File: flow/design.v
module mem_registradores(
  input         clk,
  input         w,
  input  [4:0]  dst1,
  input  [4:0]  src1,
  input  [4:0]  src2,
  output [31:0] v1,
  output [31:0] v2,
  input  [31:0] t1);
reg [31:0] memory [31:0];
assign v1 = memory[src1];
assign v2 = memory[src2];
always @(posedge clk) begin
  if (w) begin
    memory[dst1] <= t1;
  end
end
endmodule
module alu(
  input [31:0] v1,
  input [31:0] v2,
  input [4:0]  op,
  output [31:0] alu_out);
reg [31:0] alu_out_reg;
assign alu_out = alu_out_reg;
always @(v1, v2, op) begin
  case(op)
    0: alu_out_reg = v1 + v2;
    1: alu_out_reg = v1 - v2;
    2: alu_out_reg = v1 * v2;
    3: alu_out_reg = v1 << v2;
    4: alu_out_reg = v1 & v2;
    5: alu_out_reg = v1 | v2;
    default: alu_out_reg = 32'd0;
  endcase
end
endmodule
module inst_decoder(
  input [31:0] instruction,
  output b,  
  output w,  
  output [4:0] op,  
  output i,  
  output [4:0] imm,  
  output [4:0] dst1,  
  output [4:0] src1,  
  output [4:0] src2);  
  assign op   = instruction[31:27];
  assign b    = instruction[26];
  assign w    = instruction[25];
  assign i    = instruction[24];
  assign dst1 = instruction[23:19];
  assign src1 = instruction[18:14];
  assign src2 = instruction[13:9];
  assign imm  = instruction[8:4];
endmodule
module processor(
  input clk,
  input rst,
  input [31:0] instruction,
  output [31:0] instruction_addr);
  wire b, w, i;
  wire [4:0] op;
  wire [4:0] imm;
  wire [4:0] dst1;
  wire [4:0] src1;
  wire [4:0] src2;
  wire [31:0] alu_out;
  wire [31:0] t1;
  wire [31:0] v1;
  wire [31:0] v2;
  assign t1 = i ? alu_out : imm;
  reg [31:0] pc;
  assign instruction_addr = pc;
  always @(posedge clk) begin
    if (rst)
      pc <= 0;
    else if (b)
      pc <= pc + t1;
    else
      pc <= pc + 1;
  end
  mem_registradores R(
    clk,
    w,
    dst1,
    src1,
    src2,
    v1,
    v2,
    t1);
  alu A(
    v1,
    v2,
    op,
    alu_out);
  inst_decoder D(
    instruction, 
    b, 
    w, 
    op, 
    i, 
    imm, 
    dst1, 
    src1, 
    src2);
  endmodule
File: flow/run.sh
#!/bin/bash
# the make line also repeats each setting of config.mk as NAME=value (left out here)
make -C /OpenROAD-flow-scripts/flow DESIGN_CONFIG=/design/flow/config.mk WORK_HOME=/design/flow/orfs CLKGATE_MAP_FILE= finish
File: flow/config.mk
export PLATFORM = sky130hd
export DESIGN_NAME = processor
export DESIGN_NICKNAME = processor
export VERILOG_FILES = /design/flow/design.v
export SDC_FILE = /design/flow/constraint.sdc
export NUM_CORES = 4
export LEC_CHECK = 0
export CAP_MARGIN = 10
export CELL_PAD_IN_SITES_GLOBAL_PLACEMENT = 1
export CORE_MARGIN = 2
export CORE_UTILIZATION = 57
export CTS_CLUSTER_SIZE = 44
export MAX_ROUTING_LAYER = met5
export SLEW_MARGIN = 20
File: flow/constraint.sdc
create_clock -name core_clock -period 17.5 [get_ports {clk}]
set_input_delay 3.5000 -clock core_clock [delete_from_list [all_inputs] [get_ports {clk}]]
set_output_delay 3.5000 -clock core_clock [all_outputs]
set_load 0.01 [all_outputs]
==> results of run 1 <==
[per-layer routing]
layer  share of wire (%)  wire (um)  vias up
met1                  35      86840    24409
met2                  47     116400     2975
li1                    -          -    19252
met3                  11      26670      670
met4                 7.0      17280        6
met5               0.015         37        -
[cell type report]
class / count / area, um2
Timing Repair Buffer: 273 / 2317
Inverter: 536 / 2014
Fill cell: 9226 / 45030
Sequential cell: 1056 / 31390
Clock inverter: 60 / 698.2
Clock buffer: 119 / 2615
Tap cell: 1625 / 2033
Multi-Input combinational cell: 3319 / 35930
Antenna cell: 1 / 2.502
[through the flow]
| step | area [um2] | std cells | hold WS [ns] |
|---|---|---|---|
| final | 77010 | 6989 | 0.6032 |
| after global routing | 77000 | 6988 | 0.6254 |
| after CTS | 76970 | 6987 | 0.6088 |
| after detailed placement | 73660 | 6808 | 0.6018 |
| after global placement | 73650 | 6808 | 0.5826 |
| after floorplan | 70290 | 5223 | 0.6286 |
==> qor.yml, run 1 <==
floorplan:
  die_w_um: 355.2
  chipHeight_um: 355.2
  rows: 128
  fp_util_pct: 57.60
  dieArea_um2: 126100
  io_pins: 66
  core_area_um2: 122000
worst_setup_path:
  crit_top_cell: "fa_1"
  regToRegSetupSlack_ns: 5.68
  cp-endpoint: "pc[31]"
  path_delay_family: "adder cells"
  r2r_cells: 40
  required_ns: 18.05
  crit_path_end_kind: "flop"
  max_stage_delay_ns: 0.81
  cp.buffers_inverters: 7
  crit_arrival_ns: 15.92
  timing.rr.start: "R.memory[7][4]"
  critPathLaunch: "instruction[10]"
  regToRegEndpoint: "pc[31]"
  cp_max_fo: 78
  cp.depth: 41
  start_kind: "input port"
  crit_type: "input port to flop"
  crit_slowest_cell: "a221o_1"
clock_network:
  cts_tree: "built"
  cts_made_buffers: 97
  clkTransAtPathRegs_ns: 0.07
  cts_resized: 0
  clk_latency_ns: 0.69
  cts_hold_buf: 0
  htreeDepth: 3
  ctsLongestPathBuffers: 3
  cts_sinks: 1056
  cts_setup_buffers: 0
  cts-root-buf: "clkbuf_16"
logic_synthesis:
  synth.area.top_cells: "edfxtp_1 (44%), mux4_2 (15%), fa_1 (12%), mux2i_1 (4.0%), ha_1 (3.3%)"
  synth_top_flop_cell: "edfxtp_1"
  ys_seq_share_pct: 44.66
  ys_types: 80
  netlist_area_um2: 70290
  edf_count: 1024
  numSynthFlops: 1056
  ys_sh_mux_pct: 20.10
  ys_sh_simple_pct: 7.764
  synth_cells: 5223
  synthAoiAreaFrac_pct: 5.288
  xor_share_pct: 1.992
  ys_warn_count: 3
  ys_async_sr_fraction_pct: 0
  most_common_cell: "edfxtp_1"
  top_area_share_pct: 43.75
  syn_avg_cell_area_um2: 13.46
  top_area_cell: "edfxtp_1"
  adder_share_pct: 15.27
  common_cells: "edfxtp_1 (1024), inv_1 (527), mux4_2 (478)"
  ys_cells: 5223
  synth_chip_area_um2: 70290
  syn_nets: 5855
  topCombFamilyByArea: "multiplexers"
finish:
  nNetsFinal: 5915
  final_util_pct: 63.10
  syn_to_final_growth_pct: 9.550
drt:
  drc: 0
  avgRoutedWirePerCell_um: 35.37
  vias_per_cell: 6.769
  drt_first_pass_iters: 6
  vias: 47312
  drt_iter0_drc: 6330
  wl_um: 247200
  ant_nets: 0
global_route:
  grt_overflow: 0
  busiest_layer: "met2"
  track_usage_pct: 39.78
  met2_usage_pct: 64.13
  grt_pass1_wl_um: 350200
  met3_usage_pct: 7.297
  antenna_found_initial: 11
  grt_pass1_vias: 48002
  grt_max_degree: 91
  met1_usage_pct: 51.05
min_path:
  min_path_cells: 2
  worst_hold_path.endpoint: "pc[0]"
  min-delay-start: "pc[0]"
  hp-class: "flop to flop"
sta:
  timing.final.crit_share_pct: 87.80
  period_needed_ns: 15.36
  rsz0062_at_grt: "false"
  finalSetupTns_ns: 0
  drv_slew: 0
  tightest_slew_ns: 1.258
  worst_slack_ns: 2.136
  setup_viol: 0
  slew-limit-headroom_pct: 15.26
  fin_skew_ns: 0.02813
  hold_viol_final: 0
  clock.fmax_mhz: 65.09
flow_run:
  warning_count: 35
  cap_violations: 0
outcome:
  status: "no timing/DRC/antenna violations"
placement:
  hpwl_um: 162200
  port_buffers: 61
  dpl_worst_slack_ns: 1.479
  gp_congestion: 0.9981
==> run 2, diff against run 1 <==
- CAP_MARGIN: 10 -> 20
- CELL_PAD_IN_SITES_GLOBAL_PLACEMENT: 1 -> default
- CORE_UTILIZATION: 57 -> 72
- CTS_CLUSTER_DIAMETER: default -> 94
- CTS_CLUSTER_SIZE: 44 -> default
- HOLD_SLACK_MARGIN: default -> -0.09
- MAX_ROUTING_LAYER: met5 -> met4
- PLACE_DENSITY: default -> 0.42
- SETUP_SLACK_MARGIN: default -> -0.42
- TNS_END_PERCENT: default -> 40
- clock period: 17.5 -> 6.9 ns (I/O delays scaled with it)
==> qor.yml, run 2 <==
outcome:
  status: "aborted with a tool error"
  lastStage: "global routing (5_1_grt)"
  error: "[ERROR GRT-0116] Global routing finished with congestion. Check the congestion regions in the DRC Viewer."
clock_network:
  cts_made_buffers: 104  # +7.2%
  cts_hold_buf: 0  # unchanged
  ctsLongestPathBuffers: 3  # unchanged
  cts-root-buf: "clkbuf_16"
  htreeDepth: 3  # unchanged
  cts_sinks: 1056  # unchanged
logic_synthesis:
  adder_share_pct: 15.27  # unchanged
  topCombFamilyByArea: "multiplexers"
  synth_cells: 5223  # unchanged
  top_area_share_pct: 43.75  # unchanged
  syn_nets: 5855  # unchanged
  synth_top_flop_cell: "edfxtp_1"
  netlist_area_um2: 70290  # unchanged
  ys_sh_mux_pct: 20.10  # unchanged
  ys_types: 80  # unchanged
  common_cells: "edfxtp_1 (1024), inv_1 (527), mux4_2 (478)"
  top_area_cell: "edfxtp_1"
  numSynthFlops: 1056  # unchanged
  ys_sh_simple_pct: 7.764  # unchanged
  ys_cells: 5223  # unchanged
  ys_async_sr_fraction_pct: 0  # unchanged
  xor_share_pct: 1.992  # unchanged
  most_common_cell: "edfxtp_1"
  synth_chip_area_um2: 70290  # unchanged
  ys_warn_count: 3  # unchanged
  edf_count: 1024  # unchanged
  synth.area.top_cells: "edfxtp_1 (44%), mux4_2 (15%), fa_1 (12%), mux2i_1 (4.0%), ha_1 (3.3%)"
  synthAoiAreaFrac_pct: 5.288  # unchanged
  syn_avg_cell_area_um2: 13.46  # unchanged
  ys_seq_share_pct: 44.66  # unchanged
global_route:
  track_usage_pct: 87.57
  grt_overflow: 1003
floorplan:
  core_area_um2: 96710  # -21%
  chipHeight_um: 316.5  # -11%
  rows: 114  # -11%
  io_pins: 66  # unchanged
  die_w_um: 316.5  # -11%
  dieArea_um2: 100100  # -21%
  fp_util_pct: 72.69  # +15 points
placement:
  hpwl_um: 204000  # +26%
  placed_cell_area_um2: 81310  # +10%
  gp_congestion: 1.075  # +7.7%
  port_buffers: 61  # unchanged
-- run 2: stage by stage --
stage | setup TNS (ns) | setup slack [ns] | instances
floorplan | -2650.46 | -4.694 | 5223
global placement | -2617.77 | -4.720 | 7372
detailed placement | -2823.86 | -4.943 | 7377
CTS | -1974.91 | -3.839 | 7597
-- run 2: routing by layer --
layer	track usage [%]	GRT overflow
met5	-	-
met4	83.45	325
met3	79.35	104
met2	96.73	466
met1	86.61	108
-- run 2: repair_timing --
| action | CTS |
|---|---|
| buffers inserted | 27 |
| cloned | 4 |
| gates resized | 122 |
| hold endpoints to repair | 0 |
| endpoints found under the setup margin | 866 |
| pin swaps | 44 |
==> run 3, diff against run 2 <==
- CORE_UTILIZATION: 72 -> 70
- CTS_CLUSTER_DIAMETER: 94 -> default
- CTS_CLUSTER_SIZE: default -> 36
- HOLD_SLACK_MARGIN: -0.09 -> default
- MAX_ROUTING_LAYER: met4 -> default
- PLACE_DENSITY: 0.42 -> default
- SETUP_SLACK_MARGIN: -0.42 -> -0.53
- TNS_END_PERCENT: 40 -> default
- clock period: 6.9 -> 8.77 ns (I/O delays scaled with it)
==> qor.yml, run 3 <==
logic_synthesis:
  edf_count: 1024  # unchanged
  synth_top_flop_cell: "edfxtp_1"
  numSynthFlops: 1056  # unchanged
  ys_sh_simple_pct: 7.764  # unchanged
  topCombFamilyByArea: "multiplexers"
  top_area_share_pct: 43.75  # unchanged
  adder_share_pct: 15.27  # unchanged
  synthAoiAreaFrac_pct: 5.288  # unchanged
  ys_types: 80  # unchanged
  netlist_area_um2: 70290  # unchanged
  synth_chip_area_um2: 70290  # unchanged
  ys_cells: 5223  # unchanged
  xor_share_pct: 1.992  # unchanged
  common_cells: "edfxtp_1 (1024), inv_1 (527), mux4_2 (478)"
  ys_seq_share_pct: 44.66  # unchanged
  ys_async_sr_fraction_pct: 0  # unchanged
  syn_nets: 5855  # unchanged
  synth.area.top_cells: "edfxtp_1 (44%), mux4_2 (15%), fa_1 (12%), mux2i_1 (4.0%), ha_1 (3.3%)"
  most_common_cell: "edfxtp_1"
  top_area_cell: "edfxtp_1"
  ys_sh_mux_pct: 20.10  # unchanged
  synth_cells: 5223  # unchanged
  ys_warn_count: 3  # unchanged
  syn_avg_cell_area_um2: 13.46  # unchanged
clock_network:
  cts_made_buffers: 97  # -6.7%
  cts_hold_buf: 0  # unchanged
  ctsLongestPathBuffers: 3  # unchanged
  cts_sinks: 1056  # unchanged
  htreeDepth: 3  # unchanged
  cts-root-buf: "clkbuf_16"
floorplan:
  chipHeight_um: 320.9  # +1.4%
  core_area_um2: 99860  # +3.3%
  die_w_um: 320.9  # +1.4%
  io_pins: 66  # unchanged
  fp_util_pct: 70.39  # -2.3 points
  dieArea_um2: 103000  # +2.8%
  rows: 116  # +1.8%
placement:
  port_buffers: 61  # unchanged
  hpwl_um: 202000  # -1.0%
  gp_congestion: 1.077  # +0.20%
  dpl_worst_slack_ns: -3.619  # +1.324 ns
outcome:
  error: "[ERROR GRT-0232] Routing congestion too high. Check the congestion heatmap in the GUI."
  status: "aborted with a tool error"
  lastStage: "global routing (5_1_grt)"
global_route:
  track_usage_pct: 82.50
  grt_overflow: 193
## run 3: metrics by stage
step / instance area (um2) / std cells
2_1_floorplan: 70930 / 5223
3_3_place_gp: 81160 / 7355
3_5_place_dp: 81160 / 7355
4_1_cts: 86270 / 7586
## run 3: metal layers
| layer | track usage, % | overflow |
|---|---|---|
| met2 | 94.29 | 106 |
| met1 | 81.50 | 5 |
| met3 | 73.25 | 6 |
| met4 | 80.96 | 75 |
| met5 | 53.33 | 1 |
## run 3: repair_timing
item                                    4_1_cts
gates cloned                                  9
gates resized                               247
pin swaps                                    62
hold endpoints to repair                      0
endpoints found under the setup margin      793
setup buffers                                58
==> run 4, diff against run 3 <==
- CORE_UTILIZATION: 70 -> 72
- CTS_CLUSTER_SIZE: 36 -> default
- HOLD_SLACK_MARGIN: default -> -0.09
- MAX_ROUTING_LAYER: default -> met4
- SETUP_SLACK_MARGIN: -0.53 -> 0.12
- TNS_END_PERCENT: default -> 40
- clock period: 8.77 -> 7.5 ns (I/O delays scaled with it)
==> qor.yml, run 4 <==
logic_synthesis:
  netlist_area_um2: 70290  # unchanged
  edf_count: 1024  # unchanged
  common_cells: "edfxtp_1 (1024), inv_1 (527), mux4_2 (478)"
  syn_avg_cell_area_um2: 13.46  # unchanged
  synth_cells: 5223  # unchanged
  synth_top_flop_cell: "edfxtp_1"
  top_area_share_pct: 43.75  # unchanged
  ys_async_sr_fraction_pct: 0  # unchanged
  synth.area.top_cells: "edfxtp_1 (44%), mux4_2 (15%), fa_1 (12%), mux2i_1 (4.0%), ha_1 (3.3%)"
  ys_sh_mux_pct: 20.10  # unchanged
  synth_chip_area_um2: 70290  # unchanged
  syn_nets: 5855  # unchanged
  numSynthFlops: 1056  # unchanged
  top_area_cell: "edfxtp_1"
  synthAoiAreaFrac_pct: 5.288  # unchanged
  ys_seq_share_pct: 44.66  # unchanged
  xor_share_pct: 1.992  # unchanged
  ys_types: 80  # unchanged
  topCombFamilyByArea: "multiplexers"
  adder_share_pct: 15.27  # unchanged
  ys_cells: 5223  # unchanged
  ys_sh_simple_pct: 7.764  # unchanged
  ys_warn_count: 3  # unchanged
  most_common_cell: "edfxtp_1"
floorplan:
  fp_util_pct: 72.69  # +2.3 points
  core_area_um2: 96710  # -3.2%
  die_w_um: 316.5  # -1.4%
  dieArea_um2: 100100  # -2.7%
  rows: 114  # -1.7%
  io_pins: 66  # unchanged
  chipHeight_um: 316.5  # -1.4%
global_route:
  track_usage_pct: 84.41
  grt_overflow: 436
placement:
  hpwl_um: 196500  # -2.7%
  port_buffers: 61  # unchanged
  gp_congestion: 1.081  # +0.43%
  dp.cells: 7368  # +0.18%
  dpl_worst_slack_ns: -4.460  # -0.8413 ns
clock_network:
  cts-root-buf: "clkbuf_16"
  cts_hold_buf: 0  # unchanged
  htreeDepth: 3  # unchanged
  cts_sinks: 1056  # unchanged
  cts_made_buffers: 102  # +5.2%
  ctsLongestPathBuffers: 3  # unchanged
outcome:
  status: "aborted with a tool error"
  lastStage: "global routing (5_1_grt)"
  error: "[ERROR GRT-0116] Global routing finished with congestion. Check the congestion regions in the DRC Viewer."
-- run 4: through the flow --
stage / area, um2
global placement: 81100
floorplan: 70930
detailed placement: 81230
CTS: 86460
-- run 4: what timing repair did --
action                                  4_1_cts
gates resized                               229
endpoints found under the setup margin      893
pin swaps                                   106
hold endpoints to repair                      0
gates cloned                                 10
setup buffers                                56
-- run 4: layer usage --
metal	overflow	track usage, %
met5	-	-
met4	159	78.57
met3	52	75.50
met2	190	94.56
met1	35	83.74
==> run 5, diff against run 4 <==
- ABC_AREA: default -> 1
- CAP_MARGIN: 20 -> 10
- CELL_PAD_IN_SITES_GLOBAL_PLACEMENT: default -> 0
- CORE_UTILIZATION: 72 -> 66
- CTS_CLUSTER_SIZE: default -> 44
- HOLD_SLACK_MARGIN: -0.09 -> 0.29
- MAX_ROUTING_LAYER: met4 -> met5
- PLACE_DENSITY_LB_ADDON: default -> 0.2
- SETUP_SLACK_MARGIN: 0.12 -> default
- TNS_END_PERCENT: 40 -> default
- clock period: 7.5 -> 6.82 ns (I/O delays scaled with it)
==> qor.yml, run 5 <==
outcome:
  status: "aborted with a tool error"
  lastStage: "global routing (5_1_grt)"
  error: "[ERROR GRT-0232] Routing congestion too high. Check the congestion heatmap in the GUI."
logic_synthesis:
  adder_share_pct: 14.04  # -1.2 points
  edf_count: 1024  # unchanged
  syn_nets: 9817  # +68%
  ys_sh_simple_pct: 26.25  # +18 points
  topCombFamilyByArea: "simple AND/OR/NAND/NOR gates"
  numSynthFlops: 1056  # unchanged
  top_area_share_pct: 40.88  # -2.9 points
  xor_share_pct: 0.7102  # -1.3 points
  ys_seq_share_pct: 41.73  # -2.9 points
  synthAoiAreaFrac_pct: 8.621  # +3.3 points
  ys_sh_mux_pct: 0  # -20 points
  top_area_cell: "edfxtp_1"
  netlist_area_um2: 75220  # +7.0%
  most_common_cell: "nand2_1"
  ys_async_sr_fraction_pct: 0  # unchanged
  ys_cells: 9185  # +76%
  synth.area.top_cells: "edfxtp_1 (41%), nand2_1 (14%), fa_1 (11%), nand3_1 (7.9%), inv_1 (4.8%)"
  synth_top_flop_cell: "edfxtp_1"
  common_cells: "nand2_1 (2717), nand3_1 (1193), edfxtp_1 (1024)"
  syn_avg_cell_area_um2: 8.190  # -39%
  ys_warn_count: 3  # unchanged
  synth_chip_area_um2: 75220  # +7.0%
  synth_cells: 9185  # +76%
  ys_types: 62  # -23%
floorplan:
  io_pins: 66  # unchanged
  rows: 123  # +7.9%
  dieArea_um2: 116700  # +17%
  die_w_um: 341.6  # +7.9%
  core_area_um2: 112800  # +17%
  fp_util_pct: 66.68  # -6.0 points
  chipHeight_um: 341.6  # +7.9%
clock_network:
  cts_sinks: 1056  # unchanged
  cts-root-buf: "clkbuf_16"
  cts_made_buffers: 107  # +4.9%
  htreeDepth: 3  # unchanged
  ctsLongestPathBuffers: 3  # unchanged
global_route:
  grt_overflow: 382
  track_usage_pct: 85.80
placement:
  hpwl_um: 217800  # +11%
  placed_cell_area_um2: 87030  # +7.1%
  port_buffers: 61  # unchanged
  dp.cells: 11447  # +55%
  gp_congestion: 1.116  # +3.2%
run 5: routing by layer:
layer,track usage (%),overflow
met1,87.21,62
met2,95.45,166
met3,77.96,40
met4,79.93,109
met5,60.95,5
run 5: metrics by stage:
step                util (%)  setup slack, ns  hold slack [ns]
CTS                    83.25           -3.018           0.6566
detailed placement     77.15           -4.503           0.6451
global placement       77.10           -4.354           0.5677
floorplan                  -           -3.000           0.6237
run 5: timing repair:
item | CTS
pin swaps | 156
endpoints found under the setup margin | 924
setup buffers | 96
gates resized | 452
gates cloned | 34
hold buffers | 0
==> run 6, diff against run 5 <==
- CAP_MARGIN: 10 -> 20
- CELL_PAD_IN_SITES_GLOBAL_PLACEMENT: 0 -> default
- CORE_UTILIZATION: 66 -> 68
- CTS_CLUSTER_SIZE: 44 -> 52
- HOLD_SLACK_MARGIN: 0.29 -> default
- MAX_ROUTING_LAYER: met5 -> default
- PLACE_DENSITY_LB_ADDON: 0.2 -> default
- clock period: 6.82 -> 9.05 ns (I/O delays scaled with it)
==> qor.yml, run 6 <==
outcome:
  status: "aborted with a tool error"
  lastStage: "global routing (5_1_grt)"
  error: "[ERROR GRT-0232] Routing congestion too high. Check the congestion heatmap in the GUI."
logic_synthesis:
  adder_share_pct: 14.04  # unchanged
  most_common_cell: "nand2_1"
  synth_top_flop_cell: "edfxtp_1"
  synth_cells: 9185  # unchanged
  edf_count: 1024  # unchanged
  top_area_cell: "edfxtp_1"
  topCombFamilyByArea: "simple AND/OR/NAND/NOR gates"
  ys_async_sr_fraction_pct: 0  # unchanged
  ys_warn_count: 3  # unchanged
  synth_chip_area_um2: 75220  # unchanged
  synthAoiAreaFrac_pct: 8.621  # unchanged
  top_area_share_pct: 40.88  # unchanged
  ys_types: 62  # unchanged
  netlist_area_um2: 75220  # unchanged
  numSynthFlops: 1056  # unchanged
  xor_share_pct: 0.7102  # unchanged
  syn_nets: 9817  # unchanged
  synth.area.top_cells: "edfxtp_1 (41%), nand2_1 (14%), fa_1 (11%), nand3_1 (7.9%), inv_1 (4.8%)"
  ys_sh_simple_pct: 26.25  # unchanged
  common_cells: "nand2_1 (2717), nand3_1 (1193), edfxtp_1 (1024)"
  ys_cells: 9185  # unchanged
  ys_seq_share_pct: 41.73  # unchanged
  syn_avg_cell_area_um2: 8.190  # unchanged
  ys_sh_mux_pct: 0  # unchanged
clock_network:
  ctsLongestPathBuffers: 3  # unchanged
  htreeDepth: 3  # unchanged
  cts_made_buffers: 104  # -2.8%
  cts_sinks: 1056  # unchanged
  cts-root-buf: "clkbuf_16"
  cts_hold_buf: 0  # unchanged
floorplan:
  chipHeight_um: 336.6  # -1.5%
  io_pins: 66  # unchanged
  dieArea_um2: 113300  # -2.9%
  core_area_um2: 110200  # -2.3%
  die_w_um: 336.6  # -1.5%
  rows: 122  # -0.81%
  fp_util_pct: 68.25  # +1.6 points
placement:
  gp_congestion: 1.117  # about the same
  port_buffers: 61  # unchanged
  dpl_worst_slack_ns: -2.484  # +2.020 ns
  hpwl_um: 216000  # -0.81%
  placed_cell_area_um2: 86040  # -1.1%
global_route:
  grt_overflow: 107
  track_usage_pct: 79.68
-- run 6: through the flow --
step | hold WS (ns) | instances
after CTS | 0.6113 | 11641
after detailed placement | 0.5976 | 11343
after global placement | 0.5700 | 11343
after floorplan | 0.6237 | 9185
-- run 6: timing repair --
action,CTS
gates resized,435
setup endpoints to repair,733
buffers inserted,81
cloned,31
pin swaps,47
-- run 6: per-layer routing --
metal  GRT overflow  global-route usage [%]
met5              2                   46.77
met4             45                   75.15
met3              4                   70.40
met2             50                   91.66
met1              6                   80.17
==> run 7, diff against run 6 <==
- ABC_AREA: 1 -> default
- CORE_UTILIZATION: 68 -> 66
- CTS_CLUSTER_SIZE: 52 -> 58
- HOLD_SLACK_MARGIN: default -> 0.29
- SETUP_SLACK_MARGIN: default -> -0.57
- clock period: 9.05 -> 7.12 ns (I/O delays scaled with it)
==> qor.yml, run 7 <==
logic_synthesis:
  ys_async_sr_fraction_pct: 0  # unchanged
  ys_sh_mux_pct: 20.10  # +20 points
  numSynthFlops: 1056  # unchanged
  ys_sh_simple_pct: 7.764  # -18 points
  adder_share_pct: 15.27  # +1.2 points
  synthAoiAreaFrac_pct: 5.288  # -3.3 points
  synth_chip_area_um2: 70290  # -6.6%
  xor_share_pct: 1.992  # +1.3 points
  top_area_cell: "edfxtp_1"
  synth_top_flop_cell: "edfxtp_1"
  netlist_area_um2: 70290  # -6.6%
  ys_types: 80  # +29%
  edf_count: 1024  # unchanged
  ys_seq_share_pct: 44.66  # +2.9 points
  synth_cells: 5223  # -43%
  common_cells: "edfxtp_1 (1024), inv_1 (527), mux4_2 (478)"
  syn_nets: 5855  # -40%
  ys_warn_count: 3  # unchanged
  ys_cells: 5223  # -43%
  synth.area.top_cells: "edfxtp_1 (44%), mux4_2 (15%), fa_1 (12%), mux2i_1 (4.0%), ha_1 (3.3%)"
  most_common_cell: "edfxtp_1"
  syn_avg_cell_area_um2: 13.46  # +64%
  top_area_share_pct: 43.75  # +2.9 points
  topCombFamilyByArea: "multiplexers"
min_path:
  hp-class: "flop to flop"
  min-delay-start: "pc[0]"
  min_path_cells: 2
  worst_hold_path.endpoint: "pc[0]"
outcome:
  status: "failed layout checks"
  check.faults: "negative setup slack"
sta:
  worst_slack_ns: -3.984
  finalSetupTns_ns: -1955.00
  period_needed_ns: 11.10
  drv_slew: 0
  tightest_slew_ns: 1.422
  hold_viol_final: 0
  timing.final.crit_share_pct: 156.0
  slew-limit-headroom_pct: 5.001
  rsz0062_at_grt: "true"
  clock.fmax_mhz: 90.05
  setup_viol: 893
  fin_skew_ns: 0.08431
  whs_ns: 0.6175
clock_network:
  clk_latency_ns: 0.79
  ctsLongestPathBuffers: 3  # unchanged
  htreeDepth: 3  # unchanged
  cts_hold_buf: 0  # unchanged
  clkTransAtPathRegs_ns: 0.06
  cts_made_buffers: 105  # +0.96%
  cts_tree: "built"
  cts-root-buf: "clkbuf_16"
  cts_sinks: 1056  # unchanged
worst_setup_path:
  cp-endpoint: "pc[31]"
  r2r_cells: 42
  crit_slowest_cell: "fa_1"
  start_kind: "input port"
  required_ns: 7.70
  cp.depth: 47
  regToRegSetupSlack_ns: -3.45
  crit_path_end_kind: "flop"
  path_delay_family: "adder cells"
  cp_max_fo: 31
  critPathLaunch: "instruction[14]"
  crit_type: "input port to flop"
  crit_arrival_ns: 11.69
  timing.rr.start: "R.memory[21][2]"
  regToRegEndpoint: "pc[31]"
  cp.buffers_inverters: 10
  max_stage_delay_ns: 0.49
drt:
  avgRoutedWirePerCell_um: 40.62
  drc: 0
  wl_um: 316400
  drt_iter0_drc: 11775
  drt_first_pass_iters: 17
  vias_per_cell: 7.667
  ant_nets: 0
  vias: 59719
finish:
  nNetsFinal: 6931
  combGateArea_um2: 37130
  num-fill-cells: 5133
  seq_area_um2: 31390
  layout.cells.non_filler: 7789
  syn_to_final_growth_pct: 25.00
global_route:
  grt_pass1_wl_um: 414300
  grt_overflow: 0
  grt_pass1_vias: 58620
  met2_usage_pct: 79.28
  antenna_found_initial: 16
  busiest_layer: "met2"
  track_usage_pct: 54.60
  met1_usage_pct: 63.01
  met3_usage_pct: 24.27
  grt_max_degree: 51
placement:
  dp.cells: 7502  # -34%
  port_buffers: 61  # unchanged
  gp_congestion: 1.064  # -4.7%
  hpwl_um: 190500  # -12%
floorplan:
  fp_util_pct: 66.68  # -1.6 points
  dieArea_um2: 109100  # -3.7%
  chipHeight_um: 330.4  # -1.9%
  io_pins: 66  # unchanged
  die_w_um: 330.4  # -1.9%
  core_area_um2: 105400  # -4.4%
  rows: 119  # -2.5%
flow_run:
  cap_violations: 0
  warning_count: 38
run 7: area by class of cell:
cell class | instances | area share (%)
multi-input combinational | 3320 | 42.26
tap | 1391 | 1.981
antenna | 11 | 0.03133
timing repair buffer | 1280 | 13.43
sequential | 1056 | 35.72
clock buffer | 116 | 3.062
clock inverter | 79 | 1.200
inverter | 536 | 2.305
run 7: metal layers:
metal	share of wire [%]	wire length, um	vias up
met4	12	38350	12
met2	41	128400	7379
met5	0.064	201	-
li1	-	-	21307
met1	28	89380	28219
met3	19	60020	2802
run 7: repair_timing:
| item | 4_1_cts | 5_1_grt |
|---|---|---|
| hold endpoints to repair | 0 | 0 |
| gates cloned | 9 | 7 |
| resized | 100 | 170 |
| setup buffers | 12 | 69 |
| pin swaps | 36 | 57 |
| setup endpoints to repair | 794 | 795 |
run 7: through the flow:
step | setup WS, ns | area [um2] | utilization (%)
detailed placement | -4.890 | 81820 | 77.62
floorplan | -4.518 | 70930 | -
CTS | -3.652 | 86410 | 81.97
global placement | -4.730 | 81660 | 77.46
finish | -3.984 | 87870 | 83.35
global route | -4.087 | 87840 | 83.33
==> run 8, diff against run 7 <==
- CAP_MARGIN: 20 -> 10
- CELL_PAD_IN_SITES_GLOBAL_PLACEMENT: default -> 0
- CORE_UTILIZATION: 66 -> 72
- CTS_CLUSTER_SIZE: 58 -> 44
- HOLD_SLACK_MARGIN: 0.29 -> default
- MAX_ROUTING_LAYER: default -> met5
- PLACE_DENSITY_LB_ADDON: default -> 0.11
- SETUP_SLACK_MARGIN: -0.57 -> default
- clock period: 7.12 -> 10.5 ns (I/O delays scaled with it)
==> qor.yml, run 8 <==
outcome:
  status: "aborted with a tool error"
  lastStage: "global routing (5_1_grt)"
  error: "[ERROR GRT-0232] Routing congestion too high. Check the congestion heatmap in the GUI."
global_route:
  track_usage_pct: 78.19
  grt_overflow: 10
clock_network:
  cts-root-buf: "clkbuf_16"
  cts_sinks: 1056  # unchanged
  htreeDepth: 3  # unchanged
  cts_made_buffers: 96  # -8.6%
  ctsLongestPathBuffers: 3  # unchanged
placement:
  port_buffers: 61  # unchanged
  hpwl_um: 182700  # -4.1%
  gp_congestion: 1.082  # +1.6%
logic_synthesis:
  netlist_area_um2: 70290  # unchanged
  ys_sh_mux_pct: 20.10  # unchanged
  ys_types: 80  # unchanged
  most_common_cell: "edfxtp_1"
  top_area_share_pct: 43.75  # unchanged
  xor_share_pct: 1.992  # unchanged
  synth_top_flop_cell: "edfxtp_1"
  adder_share_pct: 15.27  # unchanged
  ys_sh_simple_pct: 7.764  # unchanged
  syn_nets: 5855  # unchanged
  synth.area.top_cells: "edfxtp_1 (44%), mux4_2 (15%), fa_1 (12%), mux2i_1 (4.0%), ha_1 (3.3%)"
  syn_avg_cell_area_um2: 13.46  # unchanged
  common_cells: "edfxtp_1 (1024), inv_1 (527), mux4_2 (478)"
  topCombFamilyByArea: "multiplexers"
  ys_seq_share_pct: 44.66  # unchanged
  top_area_cell: "edfxtp_1"
  synthAoiAreaFrac_pct: 5.288  # unchanged
  synth_cells: 5223  # unchanged
  numSynthFlops: 1056  # unchanged
  ys_warn_count: 3  # unchanged
  ys_cells: 5223  # unchanged
  edf_count: 1024  # unchanged
  synth_chip_area_um2: 70290  # unchanged
  ys_async_sr_fraction_pct: 0  # unchanged
floorplan:
  core_area_um2: 96710  # -8.3%
  chipHeight_um: 316.5  # -4.2%
  die_w_um: 316.5  # -4.2%
  io_pins: 66  # unchanged
  rows: 114  # -4.2%
  dieArea_um2: 100100  # -8.2%
  fp_util_pct: 72.69  # +6.0 points
-- run 8: layer usage --
layer  track usage (%)  overflow
met1             77.86         0
met2             92.63         3
met3             64.89         1
met4             78.07         5
met5             40.63         1
-- run 8: stage by stage --
step	cell area (um2)	worst slack [ns]	TNS, ns	instances
4_1_cts	84780	-0.8606	-46.71	7355
3_5_place_dp	79260	-2.052	-439.14	7085
3_3_place_gp	79260	-1.919	-356.96	7084
2_1_floorplan	70930	-1.814	-278.24	5223
-- run 8: timing repair --
action	CTS
setup endpoints to repair	342
cloned	16
resized	255
pin swaps	100
hold buffers	0
buffers inserted	81
==> run 9, diff against run 8 <==
- ABC_AREA: default -> 1
- CAP_MARGIN: 10 -> 20
- CELL_PAD_IN_SITES_GLOBAL_PLACEMENT: 0 -> default
- CORE_ASPECT_RATIO: default -> 1.31
- CTS_CLUSTER_DIAMETER: default -> 362
- CTS_CLUSTER_SIZE: 44 -> 98
- MAX_ROUTING_LAYER: met5 -> default
- PLACE_DENSITY: default -> 0.6
- PLACE_DENSITY_LB_ADDON: 0.11 -> default
- SETUP_SLACK_MARGIN: default -> -0.47
- clock period: 10.5 -> 4.69 ns (I/O delays scaled with it)
==> qor.yml, run 9 <==
logic_synthesis:
  synth.area.top_cells: "edfxtp_1 (41%), nand2_1 (14%), fa_1 (11%), nand3_1 (7.9%), inv_1 (4.8%)"
  topCombFamilyByArea: "simple AND/OR/NAND/NOR gates"
  xor_share_pct: 0.7102  # -1.3 points
  common_cells: "nand2_1 (2717), nand3_1 (1193), edfxtp_1 (1024)"
  syn_avg_cell_area_um2: 8.190  # -39%
  syn_nets: 9817  # +68%
  ys_sh_simple_pct: 26.25  # +18 points
  netlist_area_um2: 75220  # +7.0%
  adder_share_pct: 14.04  # -1.2 points
  ys_types: 62  # -23%
  synth_cells: 9185  # +76%
  edf_count: 1024  # unchanged
  synth_chip_area_um2: 75220  # +7.0%
  ys_async_sr_fraction_pct: 0  # unchanged
  ys_cells: 9185  # +76%
  most_common_cell: "nand2_1"
  top_area_share_pct: 40.88  # -2.9 points
  synth_top_flop_cell: "edfxtp_1"
  ys_seq_share_pct: 41.73  # -2.9 points
  numSynthFlops: 1056  # unchanged
  synthAoiAreaFrac_pct: 8.621  # +3.3 points
  ys_sh_mux_pct: 0  # -20 points
  top_area_cell: "edfxtp_1"
  ys_warn_count: 3  # unchanged
clock_network:
  cts_hold_buf: 0  # unchanged
  ctsLongestPathBuffers: 3  # unchanged
  htreeDepth: 1  # -2
  cts_sinks: 1056  # unchanged
  cts_made_buffers: 14  # -85%
  cts-root-buf: "clkbuf_16"
placement:
  placed_cell_area_um2: 88070  # +11%
  dpl_worst_slack_ns: -6.332  # -4.279 ns
  hpwl_um: 234800  # +28%
  gp_congestion: 1.154  # +6.7%
  port_buffers: 61  # unchanged
outcome:
  lastStage: "global routing (5_1_grt)"
  error: "[ERROR GRT-0116] Global routing finished with congestion. Check the congestion regions in the DRC Viewer."
  status: "aborted with a tool error"
floorplan:
  dieArea_um2: 107100  # +6.9%
  io_pins: 66  # unchanged
  rows: 135  # +18%
  die_w_um: 286.4  # -9.5%
  fp_util_pct: 72.65  # about the same
  chipHeight_um: 374.0  # +18%
  core_area_um2: 103500  # +7.1%
global_route:
  track_usage_pct: 84.10
  grt_overflow: 635
-- run 9: metrics by stage --
step / hold WS [ns] / cells
4_1_cts: 0.6414 / 11569
3_5_place_dp: 0.5820 / 11459
3_3_place_gp: 0.5707 / 11458
2_1_floorplan: 0.6237 / 9185
-- run 9: layer usage --
metal	GRT overflow	global-route usage, %
met5	4	47.64
met4	284	83.95
met3	36	73.62
met2	282	96.83
met1	29	83.06
-- run 9: repair_timing --
item	in CTS
pin swaps	51
resized	290
hold endpoints to repair	0
setup buffers	70
gates cloned	25
endpoints found under the setup margin	1023
==> run 10, diff against run 9 <==
- CAP_MARGIN: 20 -> 35
- CELL_PAD_IN_SITES_DETAIL_PLACEMENT: default -> 2
- CELL_PAD_IN_SITES_GLOBAL_PLACEMENT: default -> 0
- CORE_ASPECT_RATIO: 1.31 -> default
- CORE_MARGIN: 2 -> 10
- CORE_UTILIZATION: 72 -> 44
- CTS_CLUSTER_DIAMETER: 362 -> 368
- CTS_CLUSTER_SIZE: 98 -> 37
- GPL_ROUTABILITY_DRIVEN: default -> 0
- GPL_TIMING_DRIVEN: default -> 0
- MAX_ROUTING_LAYER: default -> met4
- MIN_ROUTING_LAYER: default -> met2
- PLACE_DENSITY: 0.6 -> 0.4
- SETUP_SLACK_MARGIN: -0.47 -> default
- clock period: 4.69 -> 17.5 ns (I/O delays scaled with it)
==> qor.yml, run 10 <==
logic_synthesis:
  top_area_share_pct: 40.88  # unchanged
  common_cells: "nand2_1 (2717), nand3_1 (1193), edfxtp_1 (1024)"
  numSynthFlops: 1056  # unchanged
  ys_async_sr_fraction_pct: 0  # unchanged
  netlist_area_um2: 75220  # unchanged
  ys_seq_share_pct: 41.73  # unchanged
  synth.area.top_cells: "edfxtp_1 (41%), nand2_1 (14%), fa_1 (11%), nand3_1 (7.9%), inv_1 (4.8%)"
  adder_share_pct: 14.04  # unchanged
  ys_sh_mux_pct: 0  # unchanged
  ys_warn_count: 3  # unchanged
  ys_types: 62  # unchanged
  syn_nets: 9817  # unchanged
  syn_avg_cell_area_um2: 8.190  # unchanged
  edf_count: 1024  # unchanged
  xor_share_pct: 0.7102  # unchanged
  ys_cells: 9185  # unchanged
  synth_chip_area_um2: 75220  # unchanged
  ys_sh_simple_pct: 26.25  # unchanged
  synth_top_flop_cell: "edfxtp_1"
  synth_cells: 9185  # unchanged
  most_common_cell: "nand2_1"
  topCombFamilyByArea: "simple AND/OR/NAND/NOR gates"
  synthAoiAreaFrac_pct: 8.621  # unchanged
  top_area_cell: "edfxtp_1"
placement:
  placed_cell_area_um2: 82520  # -6.3%
  port_buffers: 55  # -9.8%
  dpl_worst_slack_ns: -0.3238  # +6.008 ns
  hpwl_um: 400600  # +71%
  dp.cells: 11649  # +1.7%
clock_network:
  cts-root-buf: "clkbuf_16"
  cts_made_buffers: 34  # +20
  cts_resized: 0  # -100%
  cts_setup_buffers: 0  # -100%
  ctsLongestPathBuffers: 3  # unchanged
  htreeDepth: 2  # +1
  cts_hold_buf: 0  # unchanged
  cts_sinks: 1056  # unchanged
outcome:
  lastStage: "global routing (5_1_grt)"
  status: "aborted with a tool error"
  error: "[ERROR GRT-0116] Global routing finished with congestion. Check the congestion regions in the DRC Viewer."
floorplan:
  die_w_um: 433.5  # +51%
  dieArea_um2: 187900  # +75%
  core_area_um2: 169700  # +64%
  rows: 151  # +12%
  chipHeight_um: 433.5  # +16%
  fp_util_pct: 44.34  # -28 points
  io_pins: 66  # unchanged
global_route:
  grt_overflow: 6965
  track_usage_pct: 97.27
run 10: per-layer routing:
metal,track usage [%],GRT overflow
met4,82.69,750
met1,-,-
met2,96.01,1517
met3,108.0,4698
met5,-,-
run 10: metrics by stage:
step / TNS (ns) / hold WS (ns)
2_1_floorplan: 0 / 0.6237
3_5_place_dp: -0.3238 / 0.6055
4_1_cts: 0 / 0.6426
3_3_place_gp: -71.17 / 0.5764
==> run 11, diff against run 10 <==
- CAP_MARGIN: 35 -> 20
- CELL_PAD_IN_SITES_DETAIL_PLACEMENT: 2 -> default
- CELL_PAD_IN_SITES_GLOBAL_PLACEMENT: 0 -> default
- CORE_ASPECT_RATIO: default -> 1.31
- CORE_MARGIN: 10 -> 2
- CORE_UTILIZATION: 44 -> 72
- CTS_CLUSTER_DIAMETER: 368 -> 400
- CTS_CLUSTER_SIZE: 37 -> 98
- GPL_ROUTABILITY_DRIVEN: 0 -> default
- GPL_TIMING_DRIVEN: 0 -> default
- MAX_ROUTING_LAYER: met4 -> default
- MIN_ROUTING_LAYER: met2 -> default
- PLACE_DENSITY: 0.4 -> 0.6
- SETUP_SLACK_MARGIN: default -> 0.65
- clock period: 17.5 -> 5.69 ns (I/O delays scaled with it)
==> qor.yml, run 11 <==
outcome:
  status: "aborted with a tool error"
  lastStage: "global routing (5_1_grt)"
  error: "[ERROR GRT-0232] Routing congestion too high. Check the congestion heatmap in the GUI."
logic_synthesis:
  topCombFamilyByArea: "simple AND/OR/NAND/NOR gates"
  top_area_cell: "edfxtp_1"
  adder_share_pct: 14.04  # unchanged
  ys_warn_count: 3  # unchanged
  ys_async_sr_fraction_pct: 0  # unchanged
  numSynthFlops: 1056  # unchanged
  syn_nets: 9817  # unchanged
  syn_avg_cell_area_um2: 8.190  # unchanged
  netlist_area_um2: 75220  # unchanged
  edf_count: 1024  # unchanged
  synthAoiAreaFrac_pct: 8.621  # unchanged
  ys_sh_mux_pct: 0  # unchanged
  synth_top_flop_cell: "edfxtp_1"
  ys_seq_share_pct: 41.73  # unchanged
  ys_types: 62  # unchanged
  synth.area.top_cells: "edfxtp_1 (41%), nand2_1 (14%), fa_1 (11%), nand3_1 (7.9%), inv_1 (4.8%)"
  top_area_share_pct: 40.88  # unchanged
  synth_cells: 9185  # unchanged
  common_cells: "nand2_1 (2717), nand3_1 (1193), edfxtp_1 (1024)"
  xor_share_pct: 0.7102  # unchanged
  synth_chip_area_um2: 75220  # unchanged
  ys_sh_simple_pct: 26.25  # unchanged
  most_common_cell: "nand2_1"
  ys_cells: 9185  # unchanged
floorplan:
  die_w_um: 286.4  # -34%
  core_area_um2: 103500  # -39%
  rows: 135  # -11%
  chipHeight_um: 374.0  # -14%
  io_pins: 66  # unchanged
  dieArea_um2: 107100  # -43%
  fp_util_pct: 72.65  # +28 points
clock_network:
  cts_hold_buf: 0  # unchanged
  htreeDepth: 1  # -1
  cts_sinks: 1056  # unchanged
  cts-root-buf: "clkbuf_16"
  ctsLongestPathBuffers: 3  # unchanged
  cts_made_buffers: 14  # -59%
placement:
  gp_congestion: 1.153
  port_buffers: 61  # +11%
  hpwl_um: 225200  # -44%
  dp.cells: 11324  # -2.8%
global_route:
  track_usage_pct: 78.04
  grt_overflow: 217
run 11: metal layers:
layer	track usage (%)	GRT overflow
met4	78.88	98
met2	94.54	118
met1	77.46	0
met5	27.41	0
met3	63.15	1
run 11: through the flow:
| step | hold WS, ns | TNS, ns | setup slack [ns] | utilization, % | instance area, um2 |
|---|---|---|---|---|---|
| 2_1_floorplan | 0.6237 | -2374.60 | -3.904 | - | 75800 |
| 3_3_place_gp | 0.5851 | -3308.69 | -5.298 | 83.82 | 86790 |
| 4_1_cts | 0.6549 | -2431.09 | -4.188 | 86.60 | 89670 |
| 3_5_place_dp | 0.5918 | -3540.53 | -5.691 | 83.82 | 86790 |
run 11: what timing repair did:
item                                    in CTS
gates cloned                                24
resized                                    344
endpoints found under the setup margin    1023
buffers inserted                            64
pin swaps                                   72
==> run 12, diff against run 11 <==
- ABC_AREA: 1 -> default
- CORE_ASPECT_RATIO: 1.31 -> default
- CORE_UTILIZATION: 72 -> 57
- CTS_CLUSTER_DIAMETER: 400 -> default
- CTS_CLUSTER_SIZE: 98 -> default
- PLACE_DENSITY: 0.6 -> default
- SETUP_SLACK_MARGIN: 0.65 -> 2.3
- clock period: 5.69 -> 8.61 ns (I/O delays scaled with it)
==> qor.yml, run 12 <==
worst_setup_path:
  regToRegEndpoint: "pc[31]"
  start_kind: "input port"
  regToRegSetupSlack_ns: -1.79
  cp_max_fo: 9
  crit_slowest_cell: "fa_1"
  timing.rr.start: "R.memory[23][2]"
  crit_type: "input port to flop"
  required_ns: 9.18
  max_stage_delay_ns: 0.56
  critPathLaunch: "instruction[14]"
  cp-endpoint: "pc[31]"
  path_delay_family: "adder cells"
  crit_top_cell: "inv_1"
  crit_path_end_kind: "flop"
  cp.buffers_inverters: 16
  crit_arrival_ns: 11.76
  r2r_cells: 43
  cp.depth: 49
drt:
  drt_iter0_drc: 7695
  vias_per_cell: 6.522
  drt_first_pass_iters: 8
  wl_um: 263200
  drc: 0
  ant_nets: 0
  avgRoutedWirePerCell_um: 32.78
  vias: 52373
sta:
  whs_ns: 0.6408
  finalSetupTns_ns: -833.77
  clock.fmax_mhz: 89.33
  fin_skew_ns: 0.08153
  worst_slack_ns: -2.585
  hold_viol_final: 0
  slew-limit-headroom_pct: 19.93
  tightest_slew_ns: 1.198
  timing.final.crit_share_pct: 130.0
  rsz0062_at_grt: "true"
  setup_viol: 760
  period_needed_ns: 11.19
  drv_slew: 0
floorplan:
  chipHeight_um: 355.2  # -5.0%
  rows: 128  # -5.2%
  dieArea_um2: 126100  # +18%
  die_w_um: 355.2  # +24%
  io_pins: 66  # unchanged
  core_area_um2: 122000  # +18%
  fp_util_pct: 57.60  # -15 points
logic_synthesis:
  xor_share_pct: 1.992  # +1.3 points
  edf_count: 1024  # unchanged
  synth_top_flop_cell: "edfxtp_1"
  ys_cells: 5223  # -43%
  syn_avg_cell_area_um2: 13.46  # +64%
  synth_cells: 5223  # -43%
  top_area_share_pct: 43.75  # +2.9 points
  netlist_area_um2: 70290  # -6.6%
  synth_chip_area_um2: 70290  # -6.6%
  ys_seq_share_pct: 44.66  # +2.9 points
  ys_async_sr_fraction_pct: 0  # unchanged
  synth.area.top_cells: "edfxtp_1 (44%), mux4_2 (15%), fa_1 (12%), mux2i_1 (4.0%), ha_1 (3.3%)"
  most_common_cell: "edfxtp_1"
  topCombFamilyByArea: "multiplexers"
  adder_share_pct: 15.27  # +1.2 points
  numSynthFlops: 1056  # unchanged
  ys_sh_simple_pct: 7.764  # -18 points
  syn_nets: 5855  # -40%
  ys_warn_count: 3  # unchanged
  ys_types: 80  # +29%
  top_area_cell: "edfxtp_1"
  ys_sh_mux_pct: 20.10  # +20 points
  common_cells: "edfxtp_1 (1024), inv_1 (527), mux4_2 (478)"
  synthAoiAreaFrac_pct: 5.288  # -3.3 points
clock_network:
  cts_hold_buf: 0  # unchanged
  ctsLongestPathBuffers: 3  # unchanged
  htreeDepth: 3  # +2
  cts_made_buffers: 105  # +91
  cts_tree: "built"
  clk_latency_ns: 0.76
  cts_sinks: 1056  # unchanged
  cts-root-buf: "clkbuf_16"
  clkTransAtPathRegs_ns: 0.06
global_route:
  grt_pass1_wl_um: 373600
  antenna_found_initial: 7
  grt_pass1_vias: 53136
  track_usage_pct: 42.03
  grt_max_degree: 49
  grt_overflow: 0
min_path:
  hp-class: "flop to flop"
  min-delay-start: "pc[0]"
  worst_hold_path.endpoint: "pc[0]"
  min_path_cells: 2
flow_run:
  warning_count: 38
  cap_violations: 0
finish:
  syn_to_final_growth_pct: 25.88
  layout.cells.non_filler: 8030
  nNetsFinal: 6947
placement:
  hpwl_um: 181400  # -19%
  port_buffers: 61  # unchanged
  dp.cells: 7703  # -32%
  gp_congestion: 1.035  # -10%
outcome:
  check.faults: "negative setup slack"
  status: "failed layout checks"
run 12: through the flow:
step	util [%]	cell area (um2)	setup slack, ns
6_report	72.50	88480	-2.585
2_1_floorplan	-	70930	-3.326
3_3_place_gp	67.02	81790	-3.600
5_1_grt	72.50	88480	-2.895
3_5_place_dp	67.02	81790	-3.648
4_1_cts	71.91	87760	-2.395
run 12: routing by layer:
| metal | global-route usage [%] | up-vias | routed length [um] |
|---|---|---|---|
| met3 | 10.54 | 754 | 32940 |
| met5 | 0 | - | 78 |
| met2 | 65.45 | 3641 | 120800 |
| li1 | - | 21375 | - |
| met4 | 20.38 | 12 | 15330 |
| met1 | 55.72 | 26591 | 94060 |
run 12: layout make-up:
cell class              count  area [um2]
clock buffers             115        2686
multi-input cells        3322       37430
clock inverters            81       945.9
inverters                 536        2043
repair buffers           1294       11950
diodes                      1       2.502
well taps                1625        2033
fillers                  8134       33560
flip-flops and latches   1056       31390
run 12: timing repair:
item / 4_1_cts / 5_1_grt
setup buffers: 84 / 29
pin swaps: 137 / 62
gates cloned: 16 / 1
setup endpoints to repair: 991 / 1023
resized: 250 / 108
==> run 13, diff against run 12 <==
- CAP_MARGIN: 20 -> 30
- CELL_PAD_IN_SITES_GLOBAL_PLACEMENT: default -> 1
- CORE_UTILIZATION: 57 -> 44
- CTS_CLUSTER_SIZE: default -> 53
- GPL_TIMING_DRIVEN: default -> 0
- MAX_ROUTING_LAYER: default -> met4
- PLACE_DENSITY: default -> 0.81
- SETUP_SLACK_MARGIN: 2.3 -> default
- clock period: 8.61 -> 17.5 ns (I/O delays scaled with it)
==> qor.yml, run 13 <==
min_path:
  hp-class: "flop to flop"
  min_path_cells: 2  # unchanged
  min-delay-start: "pc[0]"
  worst_hold_path.endpoint: "pc[0]"
placement:
  dp.cells: 7497  # -2.7%
  gp_congestion: 1.071  # +3.5%
  hpwl_um: 215500  # +19%
  port_buffers: 55  # -9.8%
global_route:
  grt_overflow: 0  # unchanged
  grt_pass1_vias: 51844  # -2.4%
  antenna_found_initial: 11  # +4
  grt_max_degree: 34  # -31%
  track_usage_pct: 35.91  # -6.1 points
  grt_pass1_wl_um: 395000  # +5.7%
logic_synthesis:
  edf_count: 1024  # unchanged
  synth.area.top_cells: "edfxtp_1 (44%), mux4_2 (15%), fa_1 (12%), mux2i_1 (4.0%), ha_1 (3.3%)"
  most_common_cell: "edfxtp_1"
  top_area_cell: "edfxtp_1"
  netlist_area_um2: 70290  # unchanged
  ys_sh_simple_pct: 7.764  # unchanged
  ys_cells: 5223  # unchanged
  ys_async_sr_fraction_pct: 0  # unchanged
  topCombFamilyByArea: "multiplexers"
  ys_seq_share_pct: 44.66  # unchanged
  xor_share_pct: 1.992  # unchanged
  ys_types: 80  # unchanged
  numSynthFlops: 1056  # unchanged
  common_cells: "edfxtp_1 (1024), inv_1 (527), mux4_2 (478)"
  synth_chip_area_um2: 70290  # unchanged
  synth_cells: 5223  # unchanged
  syn_avg_cell_area_um2: 13.46  # unchanged
  ys_warn_count: 3  # unchanged
  syn_nets: 5855  # unchanged
  synth_top_flop_cell: "edfxtp_1"
  synthAoiAreaFrac_pct: 5.288  # unchanged
  adder_share_pct: 15.27  # unchanged
  ys_sh_mux_pct: 20.10  # unchanged
  top_area_share_pct: 43.75  # unchanged
clock_network:
  cts_made_buffers: 102  # -2.9%
  cts_tree: "built"
  cts_sinks: 1056  # unchanged
  clkTransAtPathRegs_ns: 0.07  # about the same
  clk_latency_ns: 0.74  # -0.02 ns
  cts-root-buf: "clkbuf_16"
  cts_hold_buf: 0  # unchanged
  htreeDepth: 3  # unchanged
  ctsLongestPathBuffers: 3  # unchanged
floorplan:
  io_pins: 66  # unchanged
  fp_util_pct: 44.33  # -13 points
  die_w_um: 403.7  # +14%
  chipHeight_um: 403.7  # +14%
  rows: 146  # +14%
  dieArea_um2: 163000  # +29%
  core_area_um2: 158600  # +30%
worst_setup_path:
  cp_max_fo: 10  # +1
  max_stage_delay_ns: 0.94  # +0.38 ns
  start_kind: "input port"
  regToRegSetupSlack_ns: 4.70  # +6.49 ns
  crit_slowest_cell: "mux2i_2"
  crit_type: "input port to flop"
  timing.rr.start: "R.memory[11][6]"
  crit_path_end_kind: "flop"
  regToRegEndpoint: "pc[31]"
  cp.depth: 45  # -8.2%
  cp.buffers_inverters: 12  # -4
  required_ns: 18.10  # +8.92 ns
  cp-endpoint: "pc[31]"
  path_delay_family: "adder cells"
  crit_top_cell: "fa_1"
  critPathLaunch: "instruction[9]"
  crit_arrival_ns: 17.81  # +6.05 ns
  r2r_cells: 41  # -4.7%
flow_run:
  warning_count: 33  # -13%
  cap_violations: 0  # unchanged
sta:
  hold_viol_final: 0  # unchanged
  rsz0062_at_grt: "false"
  tightest_slew_ns: 1.175  # -0.02311 ns
  setup_viol: 0  # -100%
  clock.fmax_mhz: 58.11
  slew-limit-headroom_pct: 21.66  # +1.7 points
  fin_skew_ns: 0.04050  # -0.04103 ns
  whs_ns: 0.6449  # +0.004100 ns
  drv_slew: 0  # unchanged
  timing.final.crit_share_pct: 98.34  # -32 points
  period_needed_ns: 17.21
drt:
  drt_iter0_drc: 8224  # +6.9%
  vias_per_cell: 6.680  # +2.4%
  vias: 51448  # -1.8%
  drc: 0  # unchanged
  drt_first_pass_iters: 8  # unchanged
  ant_nets: 0  # unchanged
  wl_um: 285300  # +8.4%
  avgRoutedWirePerCell_um: 37.04  # +13%
finish:
  syn_to_final_growth_pct: 15.05
  layout.cells.non_filler: 7702  # -4.1%
  num-fill-cells: 13273  # +63%
  nNetsFinal: 6161  # -11%
outcome:
  status: "no timing/DRC/antenna violations"
-- run 13: timing repair --
item	in CTS	in global routing
gates cloned	0	1
endpoints found under the setup margin	273	7
endpoints found under the hold margin	0	0
buffers inserted	2	1
pin swaps	1	1
resized	30	34
-- run 13: routing by layer --
metal / up-vias / wire (um) / GRT usage, %
li1: 19815 / - / -
met1: 25959 / 94940 / 43.44
met2: 4521 / 125300 / 52.94
met3: 1153 / 40830 / 10.15
met4: 0 / 24170 / 23.22
met5: - / 0 / -
-- run 13: through the flow --
stage	util (%)	setup TNS, ns	instance area [um2]	setup WS, ns
4_1_cts	50.89	0	80690	0.01293
6_report	51.00	0	80870	0.2908
5_1_grt	50.99	0	80850	0.009686
3_5_place_dp	48.60	-418.98	77060	-2.994
3_3_place_gp	46.31	-1452.77	73440	-4.776
2_1_floorplan	-	0	70290	2.411
-- run 13: layout make-up --
cell class | count | area [um2] | area share (%)
sequential | 1056 | 31390 | 38.81
buffer | 301 | 1545 | 1.911
clock buffer | 108 | 2596 | 3.210
multi-input combinational | 3320 | 36090 | 44.63
timing repair buffer | 212 | 3640 | 4.501
inverter | 536 | 2016 | 2.492
clock inverter | 83 | 964.7 | 1.193
tap | 2072 | 2592 | 3.206
antenna | 14 | 35.03 | 0.04332
==> run 14, diff against run 13 <==
- CAP_MARGIN: 30 -> 20
- CELL_PAD_IN_SITES_GLOBAL_PLACEMENT: 1 -> default
- CORE_UTILIZATION: 44 -> 40
- CTS_CLUSTER_SIZE: 53 -> default
- GPL_TIMING_DRIVEN: 0 -> default
- MAX_ROUTING_LAYER: met4 -> default
- PLACE_DENSITY: 0.81 -> 0.6
- clock period: 17.5 -> 10.3 ns (I/O delays scaled with it)
==> qor.yml, run 14 <==
outcome:
  status: "failed layout checks"
  check.faults: "negative setup slack"
worst_setup_path:
  cp.buffers_inverters: 10  # -2
  cp-endpoint: "pc[31]"
  path_delay_family: "adder cells"
  crit_path_end_kind: "flop"
  max_stage_delay_ns: 0.59  # -0.35 ns
  crit_slowest_cell: "fa_1"
  r2r_cells: 39  # -4.9%
  regToRegSetupSlack_ns: 0.12  # -4.58 ns
  crit_top_cell: "fa_1"
  start_kind: "input port"
  critPathLaunch: "instruction[10]"
  regToRegEndpoint: "pc[31]"
  timing.rr.start: "R.memory[13][2]"
  crit_type: "input port to flop"
  required_ns: 10.91  # -7.19 ns
  cp_max_fo: 8  # -2
  crit_arrival_ns: 11.91  # -5.90 ns
  cp.depth: 39  # -13%
drt:
  drc: 0  # unchanged
  vias: 50920  # -1.0%
  wl_um: 262500  # -8.0%
  avgRoutedWirePerCell_um: 30.66  # -17%
  drt_first_pass_iters: 6  # -2
  vias_per_cell: 5.949  # -11%
  drt_iter0_drc: 6421  # -22%
  ant_nets: 0  # unchanged
sta:
  clock.fmax_mhz: 88.47
  timing.final.crit_share_pct: 109.7  # +11 points
  slew-limit-headroom_pct: 12.48  # -9.2 points
  tightest_slew_ns: 1.309  # +0.1340 ns
  whs_ns: 0.6255  # -0.01940 ns
  worst_slack_ns: -1.003  # -1.294 ns
  setup_viol: 177  # +177
  finalSetupTns_ns: -57.26  # -57.26 ns
  drv_slew: 0  # unchanged
  fin_skew_ns: 0.06539  # +0.02489 ns
  rsz0062_at_grt: "true"
  period_needed_ns: 11.30
  hold_viol_final: 0  # unchanged
min_path:
  worst_hold_path.endpoint: "pc[0]"
  hp-class: "flop to flop"
  min-delay-start: "pc[0]"
  min_path_cells: 2  # unchanged
finish:
  syn_to_final_growth_pct: 26.29
  num-fill-cells: 14646  # +10%
  nNetsFinal: 6781  # +10%
  seq_area_um2: 31390  # unchanged
  combGateArea_um2: 37760  # +4.6%
logic_synthesis:
  adder_share_pct: 15.27  # unchanged
  ys_cells: 5223  # unchanged
  edf_count: 1024  # unchanged
  topCombFamilyByArea: "multiplexers"
  top_area_share_pct: 43.75  # unchanged
  syn_avg_cell_area_um2: 13.46  # unchanged
  ys_async_sr_fraction_pct: 0  # unchanged
  synth_top_flop_cell: "edfxtp_1"
  ys_warn_count: 3  # unchanged
  xor_share_pct: 1.992  # unchanged
  ys_seq_share_pct: 44.66  # unchanged
  syn_nets: 5855  # unchanged
  ys_sh_simple_pct: 7.764  # unchanged
  netlist_area_um2: 70290  # unchanged
  most_common_cell: "edfxtp_1"
  synth_chip_area_um2: 70290  # unchanged
  ys_types: 80  # unchanged
  numSynthFlops: 1056  # unchanged
  synth_cells: 5223  # unchanged
  synth.area.top_cells: "edfxtp_1 (44%), mux4_2 (15%), fa_1 (12%), mux2i_1 (4.0%), ha_1 (3.3%)"
  top_area_cell: "edfxtp_1"
  common_cells: "edfxtp_1 (1024), inv_1 (527), mux4_2 (478)"
  synthAoiAreaFrac_pct: 5.288  # unchanged
  ys_sh_mux_pct: 20.10  # unchanged
clock_network:
  clk_latency_ns: 0.76  # +0.02 ns
  ctsLongestPathBuffers: 3  # unchanged
  clkTransAtPathRegs_ns: 0.06  # about the same
  cts-root-buf: "clkbuf_16"
  cts_made_buffers: 103  # +0.98%
  htreeDepth: 3  # unchanged
  cts_sinks: 1056  # unchanged
  cts_tree: "built"
floorplan:
  core_area_um2: 174200  # +9.9%
  chipHeight_um: 423.2  # +4.8%
  dieArea_um2: 179100  # +9.9%
  fp_util_pct: 40.35  # -4.0 points
  rows: 153  # +4.8%
  io_pins: 66  # unchanged
  die_w_um: 423.2  # +4.8%
placement:
  port_buffers: 61  # +11%
  dpl_worst_slack_ns: -2.306  # +0.6885 ns
  hpwl_um: 179200  # -17%
  gp_congestion: 1.015  # -5.2%
flow_run:
  warning_count: 36  # +9.1%
  cap_violations: 0  # unchanged
global_route:
  grt_overflow: 0  # unchanged
  antenna_found_initial: 6  # -5
  grt_pass1_vias: 51824  # -0.039%
  grt_max_degree: 39  # +15%
  track_usage_pct: 28.95  # -7.0 points
  grt_pass1_wl_um: 372200  # -5.8%
run 14: area by class of cell:
cell class              count  share of cell area, %
well taps                2325                  3.277
clock inverters            73                 0.9415
flip-flops and latches   1056                  35.36
multi-input cells        3319                  42.54
inverters                 536                  2.303
clock buffers             116                  2.959
repair buffers           1133                  12.61
diodes                      2               0.005638
run 14: per-stage QoR:
step / instances / util (%) / instance area [um2]
floorplan: 5223 / - / 70930
global placement: 8231 / 46.77 / 81480
detailed placement: 8231 / 46.77 / 81480
CTS: 8513 / 50.27 / 87570
global route: 8558 / 50.95 / 88770
finish: 8560 / 50.96 / 88770
run 14: per-layer routing:
| metal | part of all wire, % | vias to the layer above | routed length, um | GRT usage [%] |
|---|---|---|---|---|
| met5 | 0.015 | - | 40 | 0 |
| met2 | 46 | 2947 | 119600 | 45.30 |
| li1 | - | 21046 | - | - |
| met1 | 38 | 26306 | 99770 | 38.60 |
| met4 | 6.4 | 6 | 16800 | 15.11 |
| met3 | 10 | 615 | 26270 | 5.216 |
run 14: repair_timing:
item / 4_1_cts / 5_1_grt
hold endpoints to repair: 0 / 0
gates cloned: 19 / 4
pin swaps: 107 / 123
setup endpoints to repair: 307 / 373
buffers inserted: 80 / 51
gates resized: 294 / 171
hold buffers: 0 / 0
